**flow/run.sh**
```bash
#!/bin/bash
# the make line also repeats each setting of config.mk as NAME=value (left out here)
make -C /OpenROAD-flow-scripts/flow DESIGN_CONFIG=/design/flow/config.mk WORK_HOME=/design/flow/orfs CLKGATE_MAP_FILE= finish
```
**flow/constraint.sdc**
```tcl
create_clock -name core_clock -period 6.49 [get_ports {clk}]
set_input_delay 1.2980 -clock core_clock [delete_from_list [all_inputs] [get_ports {clk}]]
set_output_delay 1.2980 -clock core_clock [all_outputs]
set_load 0.01 [all_outputs]
```
**flow/config.mk**
```make
export PLATFORM = sky130hd
export DESIGN_NAME = MIPS
export DESIGN_NICKNAME = MIPS
export VERILOG_FILES = /design/flow/design.v
export SDC_FILE = /design/flow/constraint.sdc
export NUM_CORES = 4
export LEC_CHECK = 0
export CAP_MARGIN = 20
export CELL_PAD_IN_SITES_GLOBAL_PLACEMENT = 3
export CORE_MARGIN = 2
export CORE_UTILIZATION = 39
export GPL_ROUTABILITY_DRIVEN = 0
export GPL_TIMING_DRIVEN = 0
export PLACE_DENSITY = 0.91
export SETUP_SLACK_MARGIN = -0.29
export SLEW_MARGIN = 25
export TNS_END_PERCENT = 25
```
**flow/design.v**
```verilog
`timescale 1ns / 1ps
module JC_block(
    input [15:0] jmp_address_pm,
    input [15:0] current_address,
    input [5:0] op,
    input [1:0] flag_ex,
    input interrupt,
    input clk,
    input reset,
    output [15:0] jmp_loc,
    output pc_mux_sel
    );
    wire JV;
    wire JNV;
    wire JZ;
    wire JNZ;
    wire JMP;
    wire RET;
    wire [1:0] flag_mux_1;
    wire [1:0] flag_mux_2;
    reg [1:0] flag_reg;
    wire [15:0] nxt_address;
    wire [15:0] current_address_mux;
    reg [15:0] current_address_reg;
    wire [15:0] jmp_address_mux;
    reg F1;
    reg F2;
    assign JV =  ~op[5] & op[4] & op[3] & op[2] & ~op[1] & ~op[0] ;  
    assign JNV = ~op[5] & op[4] & op[3] & op[2] & ~op[1] & op[0] ;  
    assign JZ =  ~op[5] & op[4] & op[3] & op[2] & op[1] & ~op[0] ;  
    assign JNZ = ~op[5] & op[4] & op[3] & op[2] & op[1] & op[0] ;  
    assign JMP = ~op[5] & op[4] & op[3] & ~op[2] & ~op[1] & ~op[0] ;
    assign RET = ~op[5] & op[4] & ~op[3] & ~op[2] & ~op[1] & ~op[0] ;
    assign flag_mux_1 = (F2) ? flag_ex : flag_reg ;
    assign flag_mux_2 = (RET) ? flag_reg : flag_ex ;
    assign nxt_address = current_address + 1;
    assign current_address_mux = (interrupt)? nxt_address : current_address_reg ;
    assign jmp_address_mux = (F1) ? 'hf0000 : jmp_address_pm;
    assign jmp_loc = (RET) ? current_address_reg : jmp_address_mux ;
    assign pc_mux_sel = ( JV & flag_mux_2[0] ) | ( ~flag_mux_2[0] & JNV ) | ( JZ & flag_mux_2[1] ) | ( ~flag_mux_2[1] & JNZ ) | JMP | RET | F1 ;
    always @(posedge clk ) begin
        if (reset) begin
            flag_reg <= flag_mux_1 ;
            current_address_reg <= current_address_mux ;
            F1 <= interrupt;
            F2 <= interrupt;  
        end
        else begin
            flag_reg <= 0 ;
            current_address_reg <= 0 ;
            F1 <= 0 ;
            F2 <= 0 ;
        end
    end
endmodule  
`timescale 1ns / 1ps
module stall_control_block(
    input [5:0] op,
    input clk,
    input reset,
    output stall,
    output reg stall_pm
    );
    wire HLT;
    wire ld;
    wire JUMP;
    reg ldD0;
    reg jumpD0;
    reg jumpD1;
    assign HLT = op[0] & (~op[1]) & (~op[2]) & (~op[3]) & op[4] & (~op[5]);
    assign ld  = (~op[0]) & (~op[1]) & op[2] & (~op[3]) & op[4] & (~op[5]) & (~ldD0);
    assign JUMP = op[2] & op[3] & op[4] & (~op[5]) &( ~jumpD1);
    assign stall = HLT | ld | JUMP;
    always @(posedge clk)
    begin
			if(reset)begin
					ldD0 <= ld;
					jumpD0 <= JUMP;
					jumpD1 <= jumpD0;
					stall_pm <= stall;
            end
			else begin
					ldD0 <= 0;
					jumpD0 <= 0;
					jumpD1 <= 0;
					stall_pm <= 0;
			end
     end
endmodule
`timescale 1ns / 1ps
module program_memory_block(
    output [31:0] ins,
    output [15:0] current_address,
    input [15:0] jmp_loc,
    input pc_mux_sel,
    input [31:0] pm_rdata,
    input stall,
    input stall_pm,
    input reset,
    input clk
    );
    wire [31:0] PM_out;
    wire [15:0] hold_address_tmp;
    wire [15:0] next_address_tmp;
    wire [31:0] ins_prv_tmp;
	wire [31:0] ins_pm;
    assign PM_out = pm_rdata;
    reg [15:0] hold_address;
    reg [15:0] next_address;
    wire [15:0] CAJ;
    wire [15:0] CAR; 
    reg [31:0] ins_prv;
    assign CAJ = (stall == 1'b0) ? next_address : hold_address;
    assign CAR = (pc_mux_sel == 1'b0) ? CAJ : jmp_loc;
    assign current_address  = (reset == 1'b0) ? 16'b0 : CAR;
    assign ins_pm = (stall_pm == 1'b0) ? PM_out : ins_prv;
    assign ins = (reset == 1'b0) ? 32'b0 : ins_pm;
    assign hold_address_tmp = (reset == 1'b0) ? 16'b0 : current_address;
    assign next_address_tmp = (reset == 1'b0) ? 16'b0 : current_address + 16'b0000000000000001;
    assign ins_prv_tmp = (reset == 1'b0) ? 32'b0 : ins;
    always @ (posedge clk) begin
    if(reset)
       begin
            hold_address <= hold_address_tmp;
            next_address <= next_address_tmp;
            ins_prv <= ins_prv_tmp;
       end
       else begin
            hold_address <= 0;
            next_address <= 0;
            ins_prv <= 0;
       end
    end
endmodule
`timescale 1ns / 1ps
module Register_Bank_Block(
     input [15:0] ans_ex,
    input [15:0] ans_dm,
    input [15:0] ans_wb,
    input [15:0] imm,
    input [4:0] RA,
    input [4:0] RB,
    input [4:0] RW_dm,
    input [1:0] mux_sel_A,
    input [1:0] mux_sel_B,
    input imm_sel,
    input clk,
    output [15:0] A,
    output [15:0] B
    );
reg [15:0] RegBank [31:0];
reg [15:0] AR;
reg [15:0] BR;
wire [15:0] BI;
always @(posedge clk)
begin  
        AR <= RegBank[RA];
        BR <= RegBank[RB];
        RegBank[RW_dm] <= ans_dm;
end
assign A = (mux_sel_A == 2'b00) ? AR :
    (mux_sel_A == 2'b01) ? ans_ex :
    (mux_sel_A == 2'b10) ? ans_dm :
    (mux_sel_A == 2'b11) ? ans_wb : 0 ;
assign BI = (mux_sel_B == 2'b00) ? BR :
    (mux_sel_B == 2'b01) ? ans_ex :
    (mux_sel_B == 2'b10) ? ans_dm :
    (mux_sel_B == 2'b11) ? ans_wb : 0 ;
assign B = (imm_sel == 1'b0) ? BI : imm ;
endmodule
`timescale 1ns / 1ps
module execution_block(input [15:0] A,
                       input [15:0] B,
                       input [15:0] data_in,
                       input [5:0] op_dec,
                       input clk,
                       input reset,
                       output reg [15:0] ans_ex,
                       output reg [15:0] DM_data,
                       output reg [15:0] data_out,
                       output [1:0] flag_ex);
    wire [15:0] ans_tmp;
    wire [15:0] data_out_buff;
    reg [1:0] flag_prv;
    assign {flag_ex[0], ans_tmp} = (op_dec == 6'b000000) ? A + B :   
                                   (op_dec == 6'b000001) ? A + (~B) + 1 :   
                                   (op_dec == 6'b000010) ? {1'b0, B} :   
                                   (op_dec == 6'b000100) ? {1'b0, A & B} :   
                                   (op_dec == 6'b000101) ? {1'b0, A | B} :   
                                   (op_dec == 6'b000110) ? {1'b0, A ^ B} :   
                                   (op_dec == 6'b000111) ? {1'b0, ~B} :   
                                   (op_dec == 6'b001000) ? A + B :   
                                   (op_dec == 6'b001001) ? A + (~B) + 1 :   
                                   (op_dec == 6'b001010) ? {1'b0, B} :   
                                   (op_dec == 6'b001100) ? {1'b0, A & B} :   
                                   (op_dec == 6'b001101) ? {1'b0, A | B} :   
                                   (op_dec == 6'b001110) ? {1'b0, A ^ B} :   
                                   (op_dec == 6'b001111) ? {1'b0, ~B} :   
                                   (op_dec == 6'b010000) ? {1'b0, ans_ex} :   
                                   (op_dec == 6'b010001) ? {1'b0, ans_ex} :   
                                   (op_dec == 6'b010100) ? {1'b0, A} :   
                                   (op_dec == 6'b010101) ? {1'b0, A} :   
                                   (op_dec == 6'b010110) ? {1'b0, data_in} :   
                                   (op_dec == 6'b010111) ? {1'b0, ans_ex} :   
                                   (op_dec == 6'b011000) ? {1'b0, ans_ex} :   
                                   (op_dec == 6'b011001) ? {1'b0, A << B} :   
                                   (op_dec == 6'b011010) ? {1'b0, A >> B} :   
                                   (op_dec == 6'b011011) ? {1'b0, $signed(A) >>> B} :   
                                   (op_dec == 6'b011100) ? {flag_prv[0], ans_ex} :   
                                   (op_dec == 6'b011101) ? {flag_prv[0], ans_ex} :   
                                   (op_dec == 6'b011110) ? {flag_prv[0], ans_ex} :   
                                   (op_dec == 6'b011111) ? {flag_prv[0], ans_ex} :   
                                   {1'b0, 16'b0};   
    assign data_out_buff = (op_dec == 6'b010111) ? A : 0;   
    assign flag_ex[1] = (op_dec >= 6'b011100) ? flag_prv[1]:
                        (op_dec >= 6'b010000 & op_dec != 6'b010111) ? 0:
                         (ans_ex == 0) ? 1'b1 : 0;
    always @(posedge clk) begin
        if (reset) begin
            ans_ex <= ans_tmp;
            data_out <= data_out_buff;
            DM_data <= B;
            flag_prv <= flag_ex;
        end
        else begin
            ans_ex <= 0;
            data_out <= 0;
            DM_data <= 0;
            flag_prv <= 0;
        end
    end
endmodule  
`timescale 1ns / 1ps
module Data_Memory_Block(
    input [15:0] ans_ex,
    input [15:0] DM_data,
    input mem_rw_ex,
    input mem_en_ex,
    input mem_mux_sel_dm,
    input reset,
    input clk,
    output dm_en,
    output dm_we,
    output [15:0] dm_addr,
    output [15:0] dm_wdata,
    input [15:0] dm_rdata,
    output [15:0] ans_dm
    );
reg [15:0] Ex_out;
wire [15:0] DM_out;
assign dm_en = mem_en_ex;
assign dm_we = mem_rw_ex;
assign dm_addr = ans_ex;
assign dm_wdata = DM_data;
assign DM_out = dm_rdata;
always @(posedge clk)
begin
    if(reset)
       begin
            Ex_out <= ans_ex;
       end
       else begin
            Ex_out <= 0;
       end
end
assign ans_dm = (mem_mux_sel_dm == 1'b0)? Ex_out : DM_out;
endmodule
`timescale 1ns / 1ps
module dc_block(
input [31:0]ins,
input clk,
input reset,
output reg [15:0] imm,
output reg[5:0]op_dec,
output [4:0] RW_dm,
output [1:0] mux_sel_A,
output [1:0] mux_sel_B,
output reg imm_sel,
output reg mem_en_ex,
output reg mem_rw_ex,
output reg mem_mux_sel_dm
    );
wire JMP,Cond_J,LD_fb,Imm,ld,ST;
reg ld_dff,st_dff,lower_dff;
assign JMP = (~ins[31] && ins[30] && ins[29] && ~ins[28] && ~ins[27] && ~ins[26]);
assign Cond_J = (~ins[31] && ins[30] && ins[29] && ins[28]);
assign LD_fb = (~ins[31] && ins[30] && ~ins[29] && ins[28] && ~ins[27] && ~ins[26] && ~ld_dff);
assign Imm = (~ins[31] && ~ins[30] && ins[29]);
assign ld = (~ins[31] && ins[30] && ~ins[29] && ins[28] && ~ins[27] && ~ins[26]);
assign ST = (~ins[31] && ins[30] && ~ins[29] && ins[28] && ~ins[27] && ins[26]);
wire [5:0]op_dec_tmp;
wire [14:0]extendand;
wire [14:0]extend;
assign op_dec_tmp = (reset==0?5'b0:ins[31:26]);
wire JCnor,ld_fb_dff_tmp;
reg ld_fb_dff;
assign JCnor = ~(JMP || Cond_J || ld_dff);
assign ld_fb_dff_tmp  = (reset==0?0:ld_fb_dff);
assign extend = (JCnor==0?15'b0:15'b111111111111111);
assign extendand[0] = (extend[0] && ins[11]);    
assign extendand[1] = (extend[1] && ins[12]); 
assign extendand[2] = (extend[2] && ins[13]); 
assign extendand[3] = (extend[3] && ins[14]); 
assign extendand[4] = (extend[4] && ins[15]); 
assign extendand[5] = (extend[5] && ins[16]); 
assign extendand[6] = (extend[6] && ins[17]); 
assign extendand[7] = (extend[7] && ins[18]); 
assign extendand[8] = (extend[8] && ins[19]); 
assign extendand[9] = (extend[9] && ins[20]); 
assign extendand[10] = (extend[10] && ins[21]); 
assign extendand[11] = (extend[11] && ins[22]); 
assign extendand[12] = (extend[12] && ins[23]); 
assign extendand[13] = (extend[13] && ins[24]); 
assign extendand[14] = (extend[14] && ins[25]); 
wire ldand,ld_dff_tmp,st_dff_tmp,lower_dff_tmp;
assign ldand = (ld && ~ld_dff);
assign ld_dff_tmp = (reset==0?0:ldand);
assign st_dff_tmp = (reset==0?0:ST);
assign lower_dff_tmp = (reset==0?0:ins[26]);
wire loweror,lowerand,ldff1_tmp,ldff2_tmp,ldff3_tmp,ldff4_tmp;
reg ldff_2;
assign loweror = (ld_dff || st_dff);
assign lowerand = (loweror && ~lower_dff);
assign ldff1_tmp = (reset==0?0:lower_dff);
assign ldff2_tmp = (reset==0?0:lowerand);
assign ldff3_tmp = (reset==0?0:loweror);
assign ldff4_tmp = (reset==0?0:ldff_2);
wire immdff_tmp;
assign immdff_tmp = (reset==0?0:Imm);
wire [15:0]immreg_tmp;
assign immreg_tmp = (reset==0?0:ins[15:0]);
reg [4:0]r1,r2,r3,r4,r5,r6;
wire [4:0]r1_tmp,r2_tmp,r3_tmp,r4_tmp,r5_tmp,r6_tmp;
assign r1_tmp = (reset==0?0:extendand[9:5]);
assign r2_tmp = (reset==0?0:extendand[14:10]);
assign r3_tmp = (reset==0?0:r2);
assign r4_tmp = (reset==0?0:r3);
assign r5_tmp = (reset==0?0:r4);
assign r6_tmp = (reset==0?0:extendand[4:0]);
assign RW_dm = r4;
wire comp1,comp2,comp3,comp4,comp5,comp6;
wire a1,a2,a3,a4;
assign comp1 = (r1==r3?1:0);
assign comp2 = (r1==r4?1:0);
assign comp3 = (r5==r1?1:0);
assign comp4 = (r3==r6?1:0);
assign comp5 = (r6==r4?1:0);
assign comp6 = (r5==r6?1:0);
assign a1 = (~comp1 && comp2);
assign a2 = (~comp1 && ~comp2 && comp3);
assign a3 = (~comp4 && comp5);
assign a4 = (~comp4 && ~comp5 && comp6);
wire [1:0]enc1,enc2;
assign enc1 = ((1 && (comp1==0) && (a1==0) && (a2==0))==1?2'b00:
                ((1 && (comp1==1) && (a1==0) && (a2==0))==1?2'b01:
					 ( (1 && (comp1==0 || comp1==1) && (a1==1) && (a2==0))==1?2'b10:2'b11)));
assign enc2 = ((1 && (comp4==0) && (a3==0) && (a4==0))==1?2'b00:
                ((1 && (comp4==1) && (a3==0) && (a4==0))==1?2'b01:
					 ( (1 && (comp4==0 || comp4==1) && (a3==1) && (a4==0))==1?2'b10:2'b11)));
assign mux_sel_A = enc1;
assign mux_sel_B = enc2;
always @(posedge clk)
begin
op_dec <= op_dec_tmp;
ld_fb_dff <= ld_fb_dff_tmp;
ld_dff <= ld_dff_tmp;
st_dff <= st_dff_tmp;
lower_dff <= lower_dff_tmp;
mem_rw_ex <= ldff1_tmp;
ldff_2 <= ldff2_tmp;
mem_mux_sel_dm <= ldff4_tmp;
mem_en_ex <= ldff3_tmp;
imm_sel <= immdff_tmp;
imm <= immreg_tmp;
r1 <= r1_tmp;
r2 <= r2_tmp;
r3 <= r3_tmp;
r4 <= r4_tmp;
r5 <= r5_tmp;
r6 <= r6_tmp;
end
endmodule
`timescale 1ns / 1ps
module write_back_block(
    input [15:0] ans_dm,
    input clk,
    input reset,
    output reg [15:0] ans_wb
    );
    always @(posedge clk)
    begin
       if(reset)
       begin
            ans_wb  <= ans_dm;
       end
       else begin
            ans_wb <= 0;
       end
    end
endmodule
`timescale 1ns / 1ps
module MIPS(
    input [15:0] data_in,
    input clk,
    input interrupt,
    input reset,
    output [15:0] data_out,
    output [15:0] pm_addr,
    input [31:0] pm_rdata,
    output dm_en,
    output dm_we,
    output [15:0] dm_addr,
    output [15:0] dm_wdata,
    input [15:0] dm_rdata
    );
wire [31:0] ins;
wire [15:0] A;
wire [15:0] B;
wire [15:0] Current_Address;
wire [15:0] ans_ex;
wire [15:0] ans_dm;
wire [15:0] ans_wb;
wire [1:0] mux_sel_A;
wire [1:0] mux_sel_B;
wire imm_sel;
assign pm_addr = Current_Address;
wire stall,stall_pm,pc_mux_sel;
wire [15:0] jmp_loc;
wire [1:0] flag_ex;
wire [15:0] DM_data;
wire [15:0] imm;
wire [5:0] op_dec;
wire [4:0] RW_dm;
wire mem_en_ex,mem_rw_ex,mem_mux_sel_dm;
JC_block jc(
    .jmp_address_pm(ins[14:0]),
    .current_address(Current_Address),
    .op(ins[31:26]),
    .flag_ex(flag_ex),
    .interrupt(interrupt),
    .clk(clk),
    .reset(reset),
    .jmp_loc(jmp_loc),
    .pc_mux_sel(pc_mux_sel)
    );
stall_control_block sc(
    .op(ins[31:26]),
    .clk(clk),
    .reset(reset),
    .stall(stall),
    .stall_pm(stall_pm)
    );
program_memory_block pm(
    .ins(ins),
    .current_address(Current_Address),
    .jmp_loc(jmp_loc),
    .pc_mux_sel(pc_mux_sel),
    .pm_rdata(pm_rdata),
    .stall(stall),
    .stall_pm(stall_pm),
    .reset(reset),
    .clk(clk)
    );
Register_Bank_Block reg_bank(
    .ans_ex(ans_ex),
    .ans_dm(ans_dm),
    .ans_wb(ans_wb),
    .imm(imm),
    .RA(ins[20:16]),
    .RB(ins[15:11]),
    .RW_dm(RW_dm),
    .mux_sel_A(mux_sel_A),
    .mux_sel_B(mux_sel_B),
    .imm_sel(imm_sel),
    .clk(clk),
    .A(A),
    .B(B)
    );
execution_block ex(
		.A(A),
		.B(B),
      .data_in(data_in),
      .op_dec(op_dec),
      .clk(clk),
      .reset(reset),
      .ans_ex(ans_ex),
      .DM_data(DM_data),
      .data_out(data_out),
      .flag_ex(flag_ex)
		);
Data_Memory_Block dm(
	 .ans_ex(ans_ex),
    .DM_data(DM_data),
    .mem_rw_ex(mem_rw_ex),
    .mem_en_ex(mem_en_ex),
    .mem_mux_sel_dm(mem_mux_sel_dm),
    .reset(reset),
    .clk(clk),
    .dm_en(dm_en),
    .dm_we(dm_we),
    .dm_addr(dm_addr),
    .dm_wdata(dm_wdata),
    .dm_rdata(dm_rdata),
    .ans_dm(ans_dm)
    );
dc_block dc(
	 .ins(ins),
    .clk(clk),
	 .reset(reset),
    .imm(imm),
    .op_dec(op_dec),
    .RW_dm(RW_dm),
    .mux_sel_A(mux_sel_A),
    .mux_sel_B(mux_sel_B),
    .imm_sel(imm_sel),
    .mem_en_ex(mem_en_ex),
    .mem_rw_ex(mem_rw_ex),
    .mem_mux_sel_dm(mem_mux_sel_dm)
    );
write_back_block wb(
    .ans_dm(ans_dm),
    .clk(clk),
    .reset(reset),
    .ans_wb(ans_wb)
    );
endmodule
```
==> impl_metrics.yaml, run 1 <==
# generated from flow reports
setup_path:
  timing.rr.start: "dc.r6[3]"
  worst-path-buf-inv: 4
  critical_path.most_common_cell: "sky130_fd_sc_hd__a211oi_4"
  critPathLaunch: "dm_rdata[14]"
  cp.required_ns: 5.19
  crit_fanout: 5
  critPathKind: "primary input to output port"
  critical_path.top_delay_family: "AND-OR/OR-AND gates"
  crit_path_cell_trace: "clkdlybuf4s50_1 > mux2i_4 > a21oi_1 > a22oi_2 > inv_1 > ha_1 > nor2b_4 > nand2_1 > o211ai_1 > a31oi_4 > or3_1 > a221o_2 > o21a_1 > o21a_4 > bufbuf_16 > a211oi_4 > a211oi_4 > buf_2"
  reg_to_reg_endpoint: "jc.current_address_reg[12]"
  category_of_the_worst_setup_path_capture_point: "output port"
  cp.depth: 18
  timing.critical_path.from_type: "primary input"
  cp.arrival_ns: 6.08
  reg2reg_setup_slack_ns: -0.52
  critical_path.max_stage_delay_ns: 0.52
  critical_path.slowest_cell: "sky130_fd_sc_hd__clkdlybuf4s50_1"
  r2r_cells: 30
  capture_point_of_the_worst_path: "pm_addr[4]"
die:
  number_of_placement_rows: 118
  die-height_um: 326
  boundaryPins: 133
  fp-utilization_pct: 39.2
  die.size.x_um: 326
  fp.dieArea_um2: 106000
  coreArea_um2: 103000
synth:
  syn_inst: 4017
  yosysSeqAreaShare_pct: 49.7
  synth-compound-area-share_pct: 13.9
  synth.area.top_cells: "sky130_fd_sc_hd__edfxtp_1 (38%), sky130_fd_sc_hd__dfxtp_1 (12%), sky130_fd_sc_hd__nand2_1 (7.6%)"
  mappedNetlistNets: 4135
  most_frequently_used_cell_type_in_the_post_synthesis_netlist: "sky130_fd_sc_hd__nand2_1"
  synth-area-yosys_um2: 40500
  synthMuxAreaShare_pct: 10.7
  ys_top_logic_family: "simple AND/OR/NAND/NOR gates"
  yosys.area.top_type_share_pct: 38.0
  post_synth_num_cell_types: 98
  ys.warnings.count: 9
  synth.top_cells.by_count: "sky130_fd_sc_hd__nand2_1 (818), sky130_fd_sc_hd__edfxtp_1 (512), sky130_fd_sc_hd__nor2_1 (263)"
  synth-adder-area-share_pct: 1.61
  yosysTopAreaCell: "sky130_fd_sc_hd__edfxtp_1"
  yosys_register_bits: 749
  synth_simple_gate_area_share_pct: 18.7
  synth-edff-count: 512
  share_of_the_synthesized_netlist_area_taken_by_xor_and_xnor_gates_pct: 1.52
  synthesis.area_um2: 40500
  yosys_cells: 4017
  synth_async_sr_flop_share_pct: 0
  dominantRegCellSynth: "sky130_fd_sc_hd__edfxtp_1"
  syn_avg_cell_area_um2: 10.1
place:
  preCtsSetupSlack_ns: -3.48
  io_buffers: 132
  dp_hpwl_um: 138000
  numPlacedInstances: 5567
  place_area_um2: 44200
power:
  power.ir.vdd_worst_uv: 238
  comb_power_share_pct: 32.7
  power_switching_share_pct: 36.4
  power.density_cell_area_nw_per_um2: 319
  power_sequential_uw: 5620
  power_leakage_uw: 0.0180
  total_power_uw: 15900
  heaviest_power_group: "registers"
  seq_power_share_pct: 35.3
  clk-power_uw: 5080
  internal_power_uw: 10100
  switchingPower_uw: 5790
  p_clk_share_pct: 32.0
  powerComb_uw: 5200
clock_tree:
  cts_made_buffers: 85
  clk-insertion-delay-late_ns: 0.71
  max-clock-path-buffers: 3
  htree_num_levels: 3
  clock_tree_from_tritoncts: "done"
  cts.sinks: 749
  ctsRootBufferMaster: "sky130_fd_sc_hd__clkbuf_16"
  cts.clk_slew.worst_paths_ns: 0.06
worst_hold_path:
  timing.hold.worst.start: "sc.ldD0"
  worstHoldPathType: "register to register"
  holdPathEnd: "sc.ldD0"
  holdPathStages: 1
routing:
  via_count: 37600
  avgViaCountPerCell: 6.42
  dr.pass1.iters: 6
  route.final.wire_length_um: 202000
  post_detailed_route_drc_marker_count: 0
  ant_nets: 0
  dr.first_iter.drc_count: 6029
  wire_per_inst_um: 34.6
timing:
  post-route-worst-setup-slack_ns: -0.886
  setup-violations-final: 26
  grt_setup_unrepaired: "true"
  worst_slew_margin_rel_pct: 21.6
  clock-skew-final_ns: 0.0417
  slew_viol_final: 0
  max_slew.worst_pin.slew_ns: 1.18
  final.period_utilization_pct: 114
  timing.final.crit_period_ns: 7.38
  report.final.hold_viol_count: 0
  fmaxAchievable_mhz: 136
grt:
  grt-busiest-layer: "met2"
  grt.met1_usage_pct: 46.2
  grt_max_degree: 35
  grt_pass1_wl_um: 279000
  met3_usage_pct: 9.40
  global_route.usage.met2_pct: 56.5
  grt_antenna_before_repair: 13
  via_count_of_the_first_global_routing_pass: 35600
  grt_util_all_layers_pct: 37.1
  overflow: 0
run:
  max_cap_violations: 0
  log.warning_count: 61
finish:
  finalCoreUtilization_pct: 48.3
  final_nets: 4510
  final_cell_area_um2: 49800
  final-instance-count-excl-fill: 5848
  synthToLayoutAreaGrowth_pct: 23.2
  nFillCells: 9487
status:
  check.faults: "negative setup slack"
  run_status: "complete, but fails checks"
==> layout make-up <==
class	instances	area [µm²]	area share [%]
inverters	90	392	0.786
well taps	1380	1730	3.47
flip-flops and latches	749	20200	40.5
diodes	6	15.0	0.0301
repair buffers	295	2840	5.69
repair inverters	1	8.76	0.0176
clock buffers	119	2480	4.98
clock inverters	38	420	0.844
plain buffers	284	1400	2.80
multi-input cells	2886	20400	40.9
==> stage by stage <==
stage | setup TNS (ns) | hold slack [ns]
floorplan | -9.54 | 0.393
global placement | -242.90 | 0.406
detailed placement | -162.51 | 0.409
CTS | -14.80 | 0.421
global route | -18.56 | 0.443
finish | -15.62 | 0.419
==> repair_timing <==
action	CTS	global route
hold buffers	0	0
gates cloned	19	0
setup endpoints to repair	73	26
buffers inserted	115	4
pin swaps	53	19
resized	405	41
==> per-layer routing <==
metal | vias up | routed length, µm
met5 | - | 28
met4 | 4 | 17100
met1 | 18300 | 73200
met2 | 2787 | 88800
li1 | 15700 | -
met3 | 721 | 23100
==> run 2, diff against run 1 <==
Settings changed: CELL_PAD_IN_SITES_GLOBAL_PLACEMENT 3 to unset, CORE_UTILIZATION 39 to 58, GPL_ROUTABILITY_DRIVEN 0 to unset, GPL_TIMING_DRIVEN 0 to unset, PLACE_DENSITY 0.91 to unset, SETUP_SLACK_MARGIN -0.29 to -0.46, SLEW_MARGIN 25 to 20, TNS_END_PERCENT 25 to unset.
Clock period 6.49 ns to 6.41 ns, I/O delays scaled along.
==> impl_metrics.yaml, run 2 <==
# generated from flow reports
status:
  run_status: "complete, but fails checks"
  check.faults: "negative setup slack"
die:
  fp-utilization_pct: 58.8
  die-height_um: 268
  fp.dieArea_um2: 71900
  coreArea_um2: 68800
  number_of_placement_rows: 96
  boundaryPins: 133
  die.size.x_um: 268
synth:
  synthesis.area_um2: 40500
  most_frequently_used_cell_type_in_the_post_synthesis_netlist: "sky130_fd_sc_hd__nand2_1"
  yosys_cells: 4017
  syn_inst: 4017
  share_of_the_synthesized_netlist_area_taken_by_xor_and_xnor_gates_pct: 1.52
  ys_top_logic_family: "simple AND/OR/NAND/NOR gates"
  yosys.area.top_type_share_pct: 38.0
  synthMuxAreaShare_pct: 10.7
  syn_avg_cell_area_um2: 10.1
  synth.top_cells.by_count: "sky130_fd_sc_hd__nand2_1 (818), sky130_fd_sc_hd__edfxtp_1 (512), sky130_fd_sc_hd__nor2_1 (263)"
  yosysTopAreaCell: "sky130_fd_sc_hd__edfxtp_1"
  synth-adder-area-share_pct: 1.61
  dominantRegCellSynth: "sky130_fd_sc_hd__edfxtp_1"
  synth-edff-count: 512
  ys.warnings.count: 9
  yosysSeqAreaShare_pct: 49.7
  post_synth_num_cell_types: 98
  mappedNetlistNets: 4135
  synth-area-yosys_um2: 40500
  synth_async_sr_flop_share_pct: 0
  synth-compound-area-share_pct: 13.9
  synth.area.top_cells: "sky130_fd_sc_hd__edfxtp_1 (38%), sky130_fd_sc_hd__dfxtp_1 (12%), sky130_fd_sc_hd__nand2_1 (7.6%)"
  yosys_register_bits: 749
  synth_simple_gate_area_share_pct: 18.7
setup_path:
  capture_point_of_the_worst_path: "pm_addr[0]"
  cp.depth: 24
  timing.critical_path.from_type: "register"
  crit_fanout: 5
  crit_path_cell_trace: "xor2_1 > nor2_1 > buf_4 > a21oi_1 > o31ai_1 > mux2_2 > buf_4 > ha_4 > inv_2 > fa_2 > o21bai_1 > a21oi_2 > o21ai_2 > a21oi_4 > a31oi_4 > or3_1 > a221o_1 > o21a_2 > o21a_4 > buf_8 > a211oi_4 > a21oi_2 > and2_4 > buf_6"
  critical_path.max_stage_delay_ns: 0.48
  worst-path-buf-inv: 5
  r2r_cells: 31
  critPathKind: "register to output port"
  reg2reg_setup_slack_ns: -0.45
  critPathLaunch: "dc.r1[2]"
  category_of_the_worst_setup_path_capture_point: "output port"
  critical_path.top_delay_family: "AND-OR/OR-AND gates"
  critical_path.slowest_cell: "sky130_fd_sc_hd__a21oi_1"
  cp.required_ns: 5.13
  cp.arrival_ns: 5.81
  reg_to_reg_endpoint: "jc.current_address_reg[12]"
  timing.rr.start: "dc.r1[2]"
power:
  seq_power_share_pct: 35.6
  comb_power_share_pct: 34.2
  power_leakage_uw: 0.0186
  total_power_uw: 15700
  heaviest_power_group: "registers"
  power.density_cell_area_nw_per_um2: 320
  powerComb_uw: 5380
  power_switching_share_pct: 36.0
  switchingPower_uw: 5670
  power_sequential_uw: 5590
  clk-power_uw: 4750
  internal_power_uw: 10100
  p_clk_share_pct: 30.2
  power.ir.vdd_worst_uv: 327
clock_tree:
  holdBufCountCts: 0
  htree_num_levels: 3
  max-clock-path-buffers: 3
  clock_tree_from_tritoncts: "done"
  clk-insertion-delay-late_ns: 0.70
  cts_made_buffers: 78
  cts.clk_slew.worst_paths_ns: 0.07
  cts.sinks: 749
  ctsRootBufferMaster: "sky130_fd_sc_hd__clkbuf_16"
routing:
  ant_nets: 0
  dr.pass1.iters: 13
  via_count: 40800
  avgViaCountPerCell: 7.54
  dr.first_iter.drc_count: 8795
  post_detailed_route_drc_marker_count: 0
  route.final.wire_length_um: 187000
  wire_per_inst_um: 34.5
finish:
  final_nets: 4532
  nFillCells: 4379
  synthToLayoutAreaGrowth_pct: 21.4
  multi_input_comb_area_um2: 19700
  ff_latch_area_um2: 20100
timing:
  clock-skew-final_ns: 0.0695
  report.final.hold_viol_count: 0
  final.period_utilization_pct: 111
  setup-violations-final: 26
  grt_setup_unrepaired: "true"
  worst_slew_margin_rel_pct: 17.8
  slew_viol_final: 0
  setup_tns_ns: -12.26
  post-route-worst-setup-slack_ns: -0.681
  max_slew.worst_pin.slew_ns: 1.23
  timing.final.crit_period_ns: 7.09
  fmaxAchievable_mhz: 141
worst_hold_path:
  holdPathEnd: "sc.ldD0"
  holdPathStages: 1
  timing.hold.worst.start: "sc.ldD0"
  worstHoldPathType: "register to register"
place:
  preCtsSetupSlack_ns: -1.40
  io_buffers: 132
  globalplace.congestion: 1.15
  dp_hpwl_um: 118000
grt:
  grt_util_all_layers_pct: 51.1
  grt_pass1_wl_um: 267000
  grt_antenna_before_repair: 10
  via_count_of_the_first_global_routing_pass: 39700
  overflow: 0
  grt_max_degree: 182
run:
  log.warning_count: 69
  max_cap_violations: 0
[run 2: area by class of cell]
type	instances	area share (%)
Sequential cell	749	41.0
Multi-Input combinational cell	2875	40.1
Timing Repair Buffer	620	10.4
Clock buffer	99	4.20
Tap cell	931	2.37
Clock inverter	46	1.14
Inverter	90	0.782
Antenna cell	2	0.0102
[run 2: per-stage QoR]
stage | hold WS [ns] | util (%) | area (µm²) | cells
2_1_floorplan | 0.393 | - | 40600 | 4017
3_3_place_gp | 0.401 | 65.7 | 45200 | 5207
3_5_place_dp | 0.409 | 65.8 | 45300 | 5207
4_1_cts | 0.424 | 70.3 | 48400 | 5386
5_1_grt | 0.438 | 71.3 | 49100 | 5411
6_report | 0.426 | 71.3 | 49100 | 5412
[run 2: what timing repair did]
item / 4_1_cts / 5_1_grt
gates resized: 137 / 95
cloned: 2 / 0
pin swaps: 39 / 44
endpoints found under the setup margin: 23 / 22
buffers inserted: 44 / 39
[run 2: layer usage]
metal	wire, µm	vias to the layer above	track usage [%]
met5	114	-	0
met4	20400	16	38.6
met3	28800	1647	18.0
met2	79600	4791	77.0
met1	57800	18600	60.1
li1	-	15700	-
==> run 3, diff against run 2 <==
Settings changed: ABC_AREA set to 1, CAP_MARGIN 20 to 40, CELL_PAD_IN_SITES_DETAIL_PLACEMENT set to 1, CELL_PAD_IN_SITES_GLOBAL_PLACEMENT set to 2, CORE_ASPECT_RATIO set to 1.71, CORE_MARGIN 2 to 10, CORE_UTILIZATION 58 to 23, CTS_CLUSTER_DIAMETER set to 205, GPL_ROUTABILITY_DRIVEN set to 1, GPL_TIMING_DRIVEN set to 1, HOLD_SLACK_MARGIN set to -0.01, MAX_ROUTING_LAYER set to met4, SETUP_SLACK_MARGIN -0.46 to unset, TNS_END_PERCENT set to 70.
Clock period 6.41 ns to 11.7 ns, I/O delays scaled along.
==> impl_metrics.yaml, run 3 <==
# generated from flow reports
die:
  boundaryPins: 133
  die-height_um: 569
  fp.dieArea_um2: 194000
  die.size.x_um: 341
  coreArea_um2: 175000
  number_of_placement_rows: 201
  fp-utilization_pct: 23.1
clock_tree:
  clock_tree_from_tritoncts: "done"
  cts_post_setup_buffers_inserted: 0
  htree_num_levels: 3
  clk-insertion-delay-late_ns: 0.69
  cts_resized: 0
  max-clock-path-buffers: 3
  cts.sinks: 750
  cts_made_buffers: 79
  ctsRootBufferMaster: "sky130_fd_sc_hd__clkbuf_16"
  cts.clk_slew.worst_paths_ns: 0.07
  holdBufCountCts: 0
setup_path:
  critPathLaunch: "dm_rdata[1]"
  critical_path.max_stage_delay_ns: 0.62
  crit_fanout: 15
  critical_path.top_delay_family: "AND-OR/OR-AND gates"
  cp.depth: 28
  critPathKind: "primary input to output port"
  worst-path-buf-inv: 8
  timing.critical_path.from_type: "primary input"
  timing.rr.start: "dc.r3[1]"
  critical_path.slowest_cell: "sky130_fd_sc_hd__o21ai_0"
  capture_point_of_the_worst_path: "pm_addr[13]"
  r2r_cells: 33
  cp.required_ns: 9.36
  category_of_the_worst_setup_path_capture_point: "output port"
  reg_to_reg_endpoint: "jc.current_address_reg[15]"
  cp.arrival_ns: 8.15
  critical_path.most_common_cell: "sky130_fd_sc_hd__nand2_1"
  reg2reg_setup_slack_ns: 4.27
synth:
  yosys_register_bits: 750
  synth.top_cells.by_count: "sky130_fd_sc_hd__nor2_1 (847), sky130_fd_sc_hd__nand2_1 (752), sky130_fd_sc_hd__o21ai_0 (664)"
  synth-edff-count: 512
  yosys_cells: 4885
  yosysTopAreaCell: "sky130_fd_sc_hd__edfxtp_1"
  synth.area.top_cells: "sky130_fd_sc_hd__edfxtp_1 (38%), sky130_fd_sc_hd__dfxtp_1 (12%), sky130_fd_sc_hd__o21ai_0 (8.2%)"
  dominantRegCellSynth: "sky130_fd_sc_hd__edfxtp_1"
  syn_avg_cell_area_um2: 8.30
  yosys.area.top_type_share_pct: 37.9
  share_of_the_synthesized_netlist_area_taken_by_xor_and_xnor_gates_pct: 1.25
  ys_top_logic_family: "simple AND/OR/NAND/NOR gates"
  syn_inst: 4885
  synth_async_sr_flop_share_pct: 0
  synth_simple_gate_area_share_pct: 22.0
  post_synth_num_cell_types: 63
  ys.warnings.count: 9
  yosysSeqAreaShare_pct: 49.7
  synthesis.area_um2: 40500
  synth-compound-area-share_pct: 18.0
  synth-adder-area-share_pct: 1.61
  mappedNetlistNets: 5003
  synthMuxAreaShare_pct: 0.321
  synth-area-yosys_um2: 40500
  most_frequently_used_cell_type_in_the_post_synthesis_netlist: "sky130_fd_sc_hd__nor2_1"
worst_hold_path:
  holdPathEnd: "sc.ldD0"
  holdPathStages: 1
  worstHoldPathType: "register to register"
  timing.hold.worst.start: "sc.ldD0"
power:
  power.density_cell_area_nw_per_um2: 172
  clk-power_uw: 2600
  power.ir.vdd_worst_uv: 99.6
  switchingPower_uw: 3100
  internal_power_uw: 5110
  heaviest_power_group: "registers"
  power_switching_share_pct: 37.8
  p_clk_share_pct: 31.7
  seq_power_share_pct: 37.4
  comb_power_share_pct: 30.9
  power_leakage_uw: 0.0176
  power_sequential_uw: 3070
  powerComb_uw: 2540
run:
  max_cap_violations: 0
  log.warning_count: 64
timing:
  clock-skew-final_ns: 0.0210
  worst_slew_margin_rel_pct: 31.2
  slew_viol_final: 0
  final.period_utilization_pct: 89.7
  max_slew.worst_pin.slew_ns: 1.03
  grt_setup_unrepaired: "false"
  timing.final.crit_period_ns: 10.49
  report.final.hold_viol_count: 0
  setup-violations-final: 0
  setup_tns_ns: 0
  fmaxAchievable_mhz: 95.3
  fin_worst_hold_slack_ns: 0.407
grt:
  grt_max_degree: 163
  grt_pass1_wl_um: 289000
  grt_util_all_layers_pct: 20.9
  grt_antenna_before_repair: 4
  via_count_of_the_first_global_routing_pass: 39100
  overflow: 0
finish:
  synthToLayoutAreaGrowth_pct: 18.1
  final_nets: 5023
  multi_input_comb_area_um2: 17800
  nFillCells: 20600
  ff_latch_area_um2: 20100
place:
  globalplace.congestion: 0.938
  io_buffers: 132
  dp_hpwl_um: 144000
routing:
  post_detailed_route_drc_marker_count: 0
  ant_nets: 0
  dr.pass1.iters: 5
  wire_per_inst_um: 28.1
  route.final.wire_length_um: 205000
  dr.first_iter.drc_count: 2397
  via_count: 37500
  avgViaCountPerCell: 5.14
status:
  run_status: "finished clean"
run 3: stage by stage:
| step | area [µm²] | utilization (%) | setup WS, ns | power (µW) | instances |
|---|---|---|---|---|---|
| detailed placement | 45300 | 25.8 | 1.25 | 5660 | 7157 |
| global route | 47900 | 27.3 | 0.740 | 8580 | 7305 |
| finish | 47900 | 27.3 | 1.21 | 8210 | 7305 |
| CTS | 47800 | 27.3 | 1.23 | 8290 | 7303 |
| global placement | 44500 | 25.4 | 1.27 | 5640 | 7120 |
| floorplan | 40500 | - | 2.85 | 4590 | 4885 |
run 3: metal layers:
metal	up-vias	share of wire (%)	wire [µm]	track usage, %
met3	425	3.4	6930	1.98
met5	-	0	0	-
met1	19100	37	74900	21.2
met4	0	6.8	14000	12.2
met2	1066	53	109000	38.8
li1	17000	-	-	-
run 3: final cells by class:
class / instances / area share (%)
sequential: 750 / 42.1
multi-input combinational: 3393 / 37.2
tap: 2334 / 6.10
timing repair buffer: 267 / 5.96
clock buffer: 104 / 4.55
inverter: 414 / 3.31
clock inverter: 42 / 0.808
antenna: 1 / 0.00523
==> run 4, diff against run 3 <==
Settings changed: ABC_AREA 1 to unset, CAP_MARGIN 40 to 20, CELL_PAD_IN_SITES_DETAIL_PLACEMENT 1 to unset, CELL_PAD_IN_SITES_GLOBAL_PLACEMENT 2 to unset, CORE_ASPECT_RATIO 1.71 to unset, CORE_MARGIN 10 to 2, CORE_UTILIZATION 23 to 72, CTS_CLUSTER_DIAMETER 205 to unset, GPL_ROUTABILITY_DRIVEN 1 to unset, GPL_TIMING_DRIVEN 1 to unset, HOLD_SLACK_MARGIN -0.01 to unset, MAX_ROUTING_LAYER met4 to unset, PLACE_DENSITY_LB_ADDON set to 0.28, SETUP_SLACK_MARGIN set to 1.8, TNS_END_PERCENT 70 to unset.
Clock period 11.7 ns to 11.2 ns, I/O delays scaled along.
==> impl_metrics.yaml, run 4 <==
# yosys + openroad results
place:
  io_buffers: 132
  place_area_um2: 42500
  globalplace.congestion: 1.10
  dp_hpwl_um: 106000
clock_tree:
  max-clock-path-buffers: 3
  cts_made_buffers: 74
  htree_num_levels: 3
  holdBufCountCts: 0
  ctsRootBufferMaster: "sky130_fd_sc_hd__clkbuf_16"
  cts.sinks: 749
status:
  lastStage: "5_1_grt"
  run_status: "did not finish"
  firstError: "[ERROR GRT-0232] Routing congestion too high. Check the congestion heatmap in the GUI."
synth:
  synth-area-yosys_um2: 40500
  synthMuxAreaShare_pct: 10.7
  ys_top_logic_family: "simple AND/OR/NAND/NOR gates"
  synthesis.area_um2: 40500
  most_frequently_used_cell_type_in_the_post_synthesis_netlist: "sky130_fd_sc_hd__nand2_1"
  yosys_register_bits: 749
  synth_simple_gate_area_share_pct: 18.7
  synth-compound-area-share_pct: 13.9
  dominantRegCellSynth: "sky130_fd_sc_hd__edfxtp_1"
  yosysSeqAreaShare_pct: 49.7
  syn_inst: 4017
  synth.area.top_cells: "sky130_fd_sc_hd__edfxtp_1 (38%), sky130_fd_sc_hd__dfxtp_1 (12%), sky130_fd_sc_hd__nand2_1 (7.6%)"
  synth-edff-count: 512
  share_of_the_synthesized_netlist_area_taken_by_xor_and_xnor_gates_pct: 1.52
  mappedNetlistNets: 4135
  yosys.area.top_type_share_pct: 38.0
  synth-adder-area-share_pct: 1.61
  synth_async_sr_flop_share_pct: 0
  synth.top_cells.by_count: "sky130_fd_sc_hd__nand2_1 (818), sky130_fd_sc_hd__edfxtp_1 (512), sky130_fd_sc_hd__nor2_1 (263)"
  post_synth_num_cell_types: 98
  ys.warnings.count: 9
  yosysTopAreaCell: "sky130_fd_sc_hd__edfxtp_1"
  syn_avg_cell_area_um2: 10.1
  yosys_cells: 4017
grt:
  grt_util_all_layers_pct: 80.7
  overflow: 17
die:
  coreArea_um2: 55300
  boundaryPins: 133
  die.size.x_um: 241
  die-height_um: 241
  fp-utilization_pct: 73.1
  fp.dieArea_um2: 58100
  number_of_placement_rows: 86
==> run 4: through the flow <==
stage / hold WS [ns] / worst slack (ns) / instances
after floorplan: 0.393 / 1.82 / 4017
after global placement: 0.405 / 0.620 / 4715
after detailed placement: 0.416 / 0.495 / 4715
after CTS: 0.422 / 1.70 / 4894
==> run 4: metal layers <==
| layer | GRT usage [%] | GRT overflow |
|---|---|---|
| met5 | 42.6 | 0 |
| met2 | 91.7 | 7 |
| met3 | 71.1 | 0 |
| met4 | 79.6 | 8 |
| met1 | 81.4 | 2 |
==> run 4: what timing repair did <==
| item | 4_1_cts |
|---|---|
| setup buffers | 30 |
| cloned | 15 |
| gates resized | 92 |
| endpoints found under the setup margin | 17 |
| pin swaps | 12 |
==> run 5, diff against run 4 <==
Settings changed: CAP_MARGIN 20 to 5, CELL_PAD_IN_SITES_DETAIL_PLACEMENT set to 2, CORE_UTILIZATION 72 to 40, GPL_TIMING_DRIVEN set to 0, HOLD_SLACK_MARGIN set to 0.26, PLACE_DENSITY set to 0.37, PLACE_DENSITY_LB_ADDON 0.28 to unset, SETUP_SLACK_MARGIN 1.8 to unset.
Clock period 11.2 ns to 12.0 ns, I/O delays scaled along.
==> impl_metrics.yaml, run 5 <==
# generated from flow reports
setup_path:
  critical_path.top_delay_family: "AND-OR/OR-AND gates"
  crit_fanout: 35
  cp.required_ns: 9.60
  category_of_the_worst_setup_path_capture_point: "output port"
  timing.rr.start: "dc.mem_mux_sel_dm"
  worst-path-buf-inv: 7
  reg2reg_setup_slack_ns: 2.02
  critPathLaunch: "dm_rdata[3]"
  r2r_cells: 27
  critical_path.slowest_cell: "sky130_fd_sc_hd__clkdlybuf4s50_1"
  crit_path_cell_trace: "clkdlybuf4s50_1 > mux2_4 > o22ai_1 > a221o_1 > o21a_1 > clkbuf_1 > ha_1 > inv_1 > a21oi_2 > o21ai_1 > a21oi_2 > a31oi_2 > or3_1 > a221o_2 > o21a_1 > o21a_4 > buf_6 > buf_6 > clkbuf_2 > a211oi_2 > clkdlybuf4s50_1"
  cp.arrival_ns: 9.44
  critical_path.max_stage_delay_ns: 0.63
  capture_point_of_the_worst_path: "pm_addr[1]"
  critPathKind: "primary input to output port"
  cp.depth: 21
  reg_to_reg_endpoint: "jc.current_address_reg[12]"
  timing.critical_path.from_type: "primary input"
power:
  power_switching_share_pct: 37.3
  p_clk_share_pct: 33.3
  internal_power_uw: 5200
  comb_power_share_pct: 30.1
  switchingPower_uw: 3090
  power.density_cell_area_nw_per_um2: 176
  power_leakage_uw: 0.0169
  heaviest_power_group: "registers"
  powerComb_uw: 2490
  seq_power_share_pct: 36.6
  clk-power_uw: 2760
  total_power_uw: 8290
  power.ir.vdd_worst_uv: 134
  power_sequential_uw: 3040
worst_hold_path:
  worstHoldPathType: "register to register"
  holdPathEnd: "sc.jumpD0"
  timing.hold.worst.start: "sc.jumpD1"
  holdPathStages: 1
grt:
  overflow: 0
  grt_pass1_wl_um: 297000
  via_count_of_the_first_global_routing_pass: 38800
  grt_util_all_layers_pct: 40.4
  grt_antenna_before_repair: 12
  grt_max_degree: 36
die:
  fp-utilization_pct: 40.4
  boundaryPins: 133
  coreArea_um2: 100000
  fp.dieArea_um2: 104000
  die.size.x_um: 322
  number_of_placement_rows: 116
  die-height_um: 322
synth:
  synth-adder-area-share_pct: 1.61
  yosys_register_bits: 749
  ys_top_logic_family: "simple AND/OR/NAND/NOR gates"
  most_frequently_used_cell_type_in_the_post_synthesis_netlist: "sky130_fd_sc_hd__nand2_1"
  synth.area.top_cells: "sky130_fd_sc_hd__edfxtp_1 (38%), sky130_fd_sc_hd__dfxtp_1 (12%), sky130_fd_sc_hd__nand2_1 (7.6%)"
  yosys.area.top_type_share_pct: 38.0
  share_of_the_synthesized_netlist_area_taken_by_xor_and_xnor_gates_pct: 1.52
  synth-edff-count: 512
  synth_async_sr_flop_share_pct: 0
  yosys_cells: 4017
  synth-compound-area-share_pct: 13.9
  ys.warnings.count: 9
  syn_inst: 4017
  synthMuxAreaShare_pct: 10.7
  synthesis.area_um2: 40500
  mappedNetlistNets: 4135
  syn_avg_cell_area_um2: 10.1
  post_synth_num_cell_types: 98
  synth.top_cells.by_count: "sky130_fd_sc_hd__nand2_1 (818), sky130_fd_sc_hd__edfxtp_1 (512), sky130_fd_sc_hd__nor2_1 (263)"
  yosysTopAreaCell: "sky130_fd_sc_hd__edfxtp_1"
  dominantRegCellSynth: "sky130_fd_sc_hd__edfxtp_1"
  yosysSeqAreaShare_pct: 49.7
  synth_simple_gate_area_share_pct: 18.7
  synth-area-yosys_um2: 40500
routing:
  via_count: 37500
  dr.pass1.iters: 5
  post_detailed_route_drc_marker_count: 0
  dr.first_iter.drc_count: 4379
  route.final.wire_length_um: 213000
  avgViaCountPerCell: 6.63
  ant_nets: 0
  wire_per_inst_um: 37.7
clock_tree:
  cts.sinks: 749
  htree_num_levels: 3
  clock_tree_from_tritoncts: "done"
  cts_made_buffers: 86
  clk-insertion-delay-late_ns: 0.72
  max-clock-path-buffers: 3
  holdBufCountCts: 0
  cts.clk_slew.worst_paths_ns: 0.06
  ctsRootBufferMaster: "sky130_fd_sc_hd__clkbuf_16"
finish:
  final_nets: 4398
  final-instance-count-excl-fill: 5657
  synthToLayoutAreaGrowth_pct: 16.7
  final_cell_area_um2: 47200
timing:
  slew_viol_final: 0
  fin_worst_hold_slack_ns: 0.431
  report.final.hold_viol_count: 0
  worst_slew_margin_rel_pct: 10.4
  setup-violations-final: 0
  timing.final.crit_period_ns: 11.84
  final.period_utilization_pct: 98.7
  clock-skew-final_ns: 0.0405
  fmaxAchievable_mhz: 84.4
  max_slew.worst_pin.slew_ns: 1.34
  grt_setup_unrepaired: "false"
run:
  max_cap_violations: 0
  log.warning_count: 60
place:
  io_buffers: 132
  numPlacedInstances: 5484
  dp_hpwl_um: 158000
  place_area_um2: 44100
  globalplace.congestion: 1.06
status:
  run_status: "finished clean"
[run 5: area by class of cell]
type | count | area [µm²]
Clock inverter | 49 | 519
Fill cell | 10400 | 52900
Buffer | 305 | 1270
Timing Repair Buffer | 173 | 1850
Multi-Input combinational cell | 2875 | 19100
Sequential cell | 749 | 20100
Tap cell | 1298 | 1620
Antenna cell | 8 | 20.0
Clock buffer | 110 | 2390
Inverter | 90 | 339
[run 5: metal layers]
layer	global-route usage [%]	up-vias	part of all wire, %
li1	-	15500	-
met1	49.5	19300	38
met2	64.4	2046	46
met3	7.52	676	7.8
met4	28.1	8	8.4
met5	0	-	0.026
[run 5: timing repair]
item                                    CTS  global route
buffers inserted                          2             2
gates cloned                              0             2
gates resized                            18            17
endpoints found under the hold margin     0             0
endpoints found under the setup margin   16            13
pin swaps                                 2             2
[run 5: per-stage QoR]
| step | setup TNS (ns) | util (%) | setup slack [ns] |
|---|---|---|---|
| 2_1_floorplan | 0 | - | 2.30 |
| 3_3_place_gp | -15.19 | 43.3 | -1.36 |
| 3_5_place_dp | -20.36 | 44.0 | -1.56 |
| 4_1_cts | 0 | 47.0 | 0.0393 |
| 5_1_grt | 0 | 47.1 | 0.0113 |
| 6_report | 0 | 47.1 | 0.155 |
==> run 6, diff against run 5 <==
Settings changed: CAP_MARGIN 5 to 20, CELL_PAD_IN_SITES_DETAIL_PLACEMENT 2 to unset, CORE_UTILIZATION 40 to 65, GPL_TIMING_DRIVEN 0 to unset, HOLD_SLACK_MARGIN 0.26 to unset, PLACE_DENSITY 0.37 to unset.
Clock period 12.0 ns to 6.16 ns, I/O delays scaled along.
==> impl_metrics.yaml, run 6 <==
# yosys + openroad results
place:
  globalplace.congestion: 1.16
  io_buffers: 132
  dp_hpwl_um: 117000
  preCtsSetupSlack_ns: -1.62
synth:
  synth-adder-area-share_pct: 1.61
  synth.area.top_cells: "sky130_fd_sc_hd__edfxtp_1 (38%), sky130_fd_sc_hd__dfxtp_1 (12%), sky130_fd_sc_hd__nand2_1 (7.6%)"
  ys.warnings.count: 9
  synth-area-yosys_um2: 40500
  mappedNetlistNets: 4135
  synth-compound-area-share_pct: 13.9
  synthMuxAreaShare_pct: 10.7
  synthesis.area_um2: 40500
  most_frequently_used_cell_type_in_the_post_synthesis_netlist: "sky130_fd_sc_hd__nand2_1"
  yosysSeqAreaShare_pct: 49.7
  synth_async_sr_flop_share_pct: 0
  ys_top_logic_family: "simple AND/OR/NAND/NOR gates"
  dominantRegCellSynth: "sky130_fd_sc_hd__edfxtp_1"
  yosys_register_bits: 749
  synth_simple_gate_area_share_pct: 18.7
  share_of_the_synthesized_netlist_area_taken_by_xor_and_xnor_gates_pct: 1.52
  syn_avg_cell_area_um2: 10.1
  synth-edff-count: 512
  yosys.area.top_type_share_pct: 38.0
  synth.top_cells.by_count: "sky130_fd_sc_hd__nand2_1 (818), sky130_fd_sc_hd__edfxtp_1 (512), sky130_fd_sc_hd__nor2_1 (263)"
  post_synth_num_cell_types: 98
  syn_inst: 4017
  yosys_cells: 4017
  yosysTopAreaCell: "sky130_fd_sc_hd__edfxtp_1"
clock_tree:
  htree_num_levels: 3
  cts_made_buffers: 77
  holdBufCountCts: 0
  max-clock-path-buffers: 3
  ctsRootBufferMaster: "sky130_fd_sc_hd__clkbuf_16"
  cts.sinks: 749
die:
  number_of_placement_rows: 91
  die.size.x_um: 253
  boundaryPins: 133
  coreArea_um2: 61600
  die-height_um: 253
  fp-utilization_pct: 65.7
  fp.dieArea_um2: 64200
status:
  firstError: "[ERROR GRT-0232] Routing congestion too high. Check the congestion heatmap in the GUI."
  run_status: "did not finish"
  lastStage: "5_1_grt"
grt:
  grt_util_all_layers_pct: 73.8
  overflow: 5
-- run 6: through the flow --
stage          cell area, µm²  std cells  util, %
2_1_floorplan           40600       4017        -
3_3_place_gp            45200       5107     73.3
3_5_place_dp            45200       5107     73.3
4_1_cts                 49000       5324     79.5
-- run 6: timing repair --
| item | 4_1_cts |
|---|---|
| cloned | 2 |
| buffers inserted | 75 |
| endpoints found under the setup margin | 31 |
| pin swaps | 61 |
| gates resized | 221 |
-- run 6: per-layer routing --
layer / GRT usage [%] / overflow
met5: 26.1 / 0
met3: 60.9 / 0
met1: 74.5 / 0
met2: 88.1 / 1
met4: 72.8 / 4
==> run 7, diff against run 6 <==
Settings changed: CAP_MARGIN 20 to 40, CELL_PAD_IN_SITES_DETAIL_PLACEMENT set to 0, CELL_PAD_IN_SITES_GLOBAL_PLACEMENT set to 2, CORE_UTILIZATION 65 to 45, CTS_CLUSTER_DIAMETER set to 205, GPL_ROUTABILITY_DRIVEN set to 0, GPL_TIMING_DRIVEN set to 1, PLACE_DENSITY set to 0.4.
Clock period 6.16 ns to 6.41 ns, I/O delays scaled along.
==> impl_metrics.yaml, run 7 <==
# generated from flow reports
synth:
  synth_simple_gate_area_share_pct: 18.7
  synth.top_cells.by_count: "sky130_fd_sc_hd__nand2_1 (818), sky130_fd_sc_hd__edfxtp_1 (512), sky130_fd_sc_hd__nor2_1 (263)"
  synthMuxAreaShare_pct: 10.7
  share_of_the_synthesized_netlist_area_taken_by_xor_and_xnor_gates_pct: 1.52
  yosysSeqAreaShare_pct: 49.7
  mappedNetlistNets: 4135
  synthesis.area_um2: 40500
  yosys.area.top_type_share_pct: 38.0
  dominantRegCellSynth: "sky130_fd_sc_hd__edfxtp_1"
  synth-edff-count: 512
  syn_avg_cell_area_um2: 10.1
  yosys_cells: 4017
  synth-compound-area-share_pct: 13.9
  syn_inst: 4017
  synth.area.top_cells: "sky130_fd_sc_hd__edfxtp_1 (38%), sky130_fd_sc_hd__dfxtp_1 (12%), sky130_fd_sc_hd__nand2_1 (7.6%)"
  yosysTopAreaCell: "sky130_fd_sc_hd__edfxtp_1"
  ys.warnings.count: 9
  synth_async_sr_flop_share_pct: 0
  most_frequently_used_cell_type_in_the_post_synthesis_netlist: "sky130_fd_sc_hd__nand2_1"
  post_synth_num_cell_types: 98
  ys_top_logic_family: "simple AND/OR/NAND/NOR gates"
  synth-area-yosys_um2: 40500
  yosys_register_bits: 749
  synth-adder-area-share_pct: 1.61
status:
  run_status: "complete, but fails checks"
  check.faults: "negative setup slack"
setup_path:
  cp.depth: 24
  crit_path_cell_trace: "xnor2_2 > and3_4 > a211oi_4 > buf_12 > buf_4 > a221o_1 > a221oi_4 > nor2b_4 > ha_4 > o21a_1 > o211ai_1 > nand2_1 > o211ai_1 > a31oi_2 > or3_1 > a221o_1 > a41oi_4 > o21a_4 > buf_6 > buf_6 > buf_6 > mux2i_4 > inv_2 > buf_6"
  critical_path.most_common_cell: "sky130_fd_sc_hd__buf_6"
  timing.rr.start: "dc.r3[4]"
  reg2reg_setup_slack_ns: -0.25
  critical_path.max_stage_delay_ns: 0.42
  category_of_the_worst_setup_path_capture_point: "output port"
  critPathLaunch: "dc.r4[1]"
  crit_fanout: 6
  capture_point_of_the_worst_path: "pm_addr[14]"
  timing.critical_path.from_type: "register"
  cp.arrival_ns: 5.66
  reg_to_reg_endpoint: "ex.ans_ex[3]"
  critPathKind: "register to output port"
  cp.required_ns: 5.13
  critical_path.top_delay_family: "AND-OR/OR-AND gates"
  worst-path-buf-inv: 7
  r2r_cells: 41
  critical_path.slowest_cell: "sky130_fd_sc_hd__a221o_1"
timing:
  report.final.hold_viol_count: 0
  fmaxAchievable_mhz: 144
  clock-skew-final_ns: 0.0295
  grt_setup_unrepaired: "true"
  slew_viol_final: 0
  final.period_utilization_pct: 108
  worst_slew_margin_rel_pct: 39.8
  timing.final.crit_period_ns: 6.95
  setup-violations-final: 30
  max_slew.worst_pin.slew_ns: 0.899
  post-route-worst-setup-slack_ns: -0.535
finish:
  synthToLayoutAreaGrowth_pct: 25.0
  final_nets: 4557
  nFillCells: 7560
  final_cell_area_um2: 50600
  finalCoreUtilization_pct: 56.9
die:
  fp.dieArea_um2: 92300
  coreArea_um2: 88800
  fp-utilization_pct: 45.6
  die-height_um: 304
  die.size.x_um: 304
  boundaryPins: 133
  number_of_placement_rows: 109
clock_tree:
  cts_made_buffers: 85
  holdBufCountCts: 0
  clock_tree_from_tritoncts: "done"
  cts.sinks: 749
  ctsRootBufferMaster: "sky130_fd_sc_hd__clkbuf_16"
  max-clock-path-buffers: 3
  htree_num_levels: 3
  cts.clk_slew.worst_paths_ns: 0.06
  clk-insertion-delay-late_ns: 0.69
place:
  io_buffers: 132
  place_area_um2: 45500
  dp_hpwl_um: 114000
grt:
  grt_pass1_wl_um: 244000
  grt_max_degree: 113
  grt_antenna_before_repair: 2
  overflow: 0
  grt_util_all_layers_pct: 35.5
  via_count_of_the_first_global_routing_pass: 35800
power:
  seq_power_share_pct: 34.9
  p_clk_share_pct: 31.8
  heaviest_power_group: "registers"
  power.ir.vdd_worst_uv: 246
  comb_power_share_pct: 33.3
  clk-power_uw: 5090
  switchingPower_uw: 5570
  power_switching_share_pct: 34.8
  power.density_cell_area_nw_per_um2: 317
  powerComb_uw: 5330
  internal_power_uw: 10400
  power_leakage_uw: 0.0190
  power_sequential_uw: 5590
worst_hold_path:
  worstHoldPathType: "register to register"
  holdPathEnd: "sc.ldD0"
  timing.hold.worst.start: "sc.ldD0"
  holdPathStages: 1
routing:
  via_count: 37000
  post_detailed_route_drc_marker_count: 0
  ant_nets: 0
  wire_per_inst_um: 29.8
  dr.pass1.iters: 10
  avgViaCountPerCell: 6.52
  dr.first_iter.drc_count: 4317
  route.final.wire_length_um: 169000
run:
  log.warning_count: 66
  max_cap_violations: 0
[run 7: area by class of cell]
type                            count  area (µm²)  area share [%]
Clock buffer                      110        2300            4.55
Multi-Input combinational cell   2875       20200            39.9
Tap cell                         1165        1460            2.88
Timing Repair Buffer              638        5470            10.8
Inverter                           90         380           0.752
Clock inverter                     48         586            1.16
Sequential cell                   749       20200            39.9
Antenna cell                        3        7.51          0.0148
[run 7: layer usage]
| layer | up-vias | GRT usage [%] | routed length [µm] |
|---|---|---|---|
| li1 | 15800 | - | - |
| met1 | 18300 | 46.7 | 65900 |
| met2 | 2404 | 55.6 | 76200 |
| met3 | 559 | 7.60 | 17000 |
| met4 | 0 | 18.3 | 10400 |
| met5 | - | 0 | 0 |
[run 7: what timing repair did]
item | in CTS | in global routing
endpoints found under the setup margin | 26 | 44
endpoints found under the hold margin | 0 | 0
setup buffers | 80 | 31
gates resized | 202 | 155
gates cloned | 2 | 0
pin swaps | 45 | 71
[run 7: through the flow]
step	hold WS, ns	std cells	TNS (ns)	worst slack, ns	power (µW)
2_1_floorplan	0.393	4017	-10.77	-0.831	8170
3_3_place_gp	0.400	5398	-38.53	-1.48	10300
3_5_place_dp	0.405	5408	-42.91	-1.61	10300
4_1_cts	0.414	5648	-8.76	-0.580	15600
5_1_grt	0.429	5675	-13.44	-0.686	16500
6_report	0.412	5678	-9.05	-0.535	16000
==> run 8, diff against run 7 <==
Settings changed: CAP_MARGIN 40 to 20, CELL_PAD_IN_SITES_DETAIL_PLACEMENT 0 to unset, CELL_PAD_IN_SITES_GLOBAL_PLACEMENT 2 to unset, CORE_UTILIZATION 45 to 72, CTS_CLUSTER_DIAMETER 205 to unset, CTS_CLUSTER_SIZE set to 100, GPL_ROUTABILITY_DRIVEN 0 to unset, GPL_TIMING_DRIVEN 1 to unset, PLACE_DENSITY 0.4 to unset, PLACE_DENSITY_LB_ADDON set to 0.28, SETUP_SLACK_MARGIN set to 1.8, TNS_END_PERCENT set to 5.
Clock period 6.41 ns to 10.5 ns, I/O delays scaled along.
==> impl_metrics.yaml, run 8 <==
# yosys + openroad results
synth:
  synth.top_cells.by_count: "sky130_fd_sc_hd__nand2_1 (818), sky130_fd_sc_hd__edfxtp_1 (512), sky130_fd_sc_hd__nor2_1 (263)"
  synth.area.top_cells: "sky130_fd_sc_hd__edfxtp_1 (38%), sky130_fd_sc_hd__dfxtp_1 (12%), sky130_fd_sc_hd__nand2_1 (7.6%)"
  post_synth_num_cell_types: 98
  synthesis.area_um2: 40500
  yosysSeqAreaShare_pct: 49.7
  yosys_register_bits: 749
  ys.warnings.count: 9
  ys_top_logic_family: "simple AND/OR/NAND/NOR gates"
  yosys_cells: 4017
  yosysTopAreaCell: "sky130_fd_sc_hd__edfxtp_1"
  most_frequently_used_cell_type_in_the_post_synthesis_netlist: "sky130_fd_sc_hd__nand2_1"
  share_of_the_synthesized_netlist_area_taken_by_xor_and_xnor_gates_pct: 1.52
  synth-edff-count: 512
  synth-compound-area-share_pct: 13.9
  syn_inst: 4017
  yosys.area.top_type_share_pct: 38.0
  synth-adder-area-share_pct: 1.61
  synth_simple_gate_area_share_pct: 18.7
  synthMuxAreaShare_pct: 10.7
  syn_avg_cell_area_um2: 10.1
  mappedNetlistNets: 4135
  dominantRegCellSynth: "sky130_fd_sc_hd__edfxtp_1"
  synth_async_sr_flop_share_pct: 0
  synth-area-yosys_um2: 40500
clock_tree:
  max-clock-path-buffers: 3
  cts_made_buffers: 77
  htree_num_levels: 3
  cts.sinks: 749
  holdBufCountCts: 0
  ctsRootBufferMaster: "sky130_fd_sc_hd__clkbuf_16"
status:
  lastStage: "5_1_grt"
  run_status: "did not finish"
  firstError: "[ERROR GRT-0232] Routing congestion too high. Check the congestion heatmap in the GUI."
die:
  die-height_um: 241
  number_of_placement_rows: 86
  die.size.x_um: 241
  boundaryPins: 133
  fp-utilization_pct: 73.1
  coreArea_um2: 55300
  fp.dieArea_um2: 58100
place:
  globalplace.congestion: 1.19
  io_buffers: 132
  place_area_um2: 42600
  dp_hpwl_um: 104000
grt:
  grt_util_all_layers_pct: 76.1
  overflow: 5
run 8: metal layers:
metal	GRT usage [%]	GRT overflow
met5	27.1	0
met2	89.5	2
met1	78.0	0
met4	73.3	3
met3	64.3	0
run 8: what timing repair did:
| item | 4_1_cts |
|---|---|
| pin swaps | 21 |
| gates resized | 134 |
| setup buffers | 32 |
| setup endpoints to repair | 19 |
| gates cloned | 7 |
run 8: stage by stage:
step / instances / setup slack [ns] / util (%)
detailed placement: 4733 / 0.346 / 77.1
global placement: 4733 / 0.406 / 77.1
CTS: 4915 / 1.74 / 83.0
floorplan: 4017 / 1.81 / -
No activity file was given, so power comes from the tool's default toggle rates.
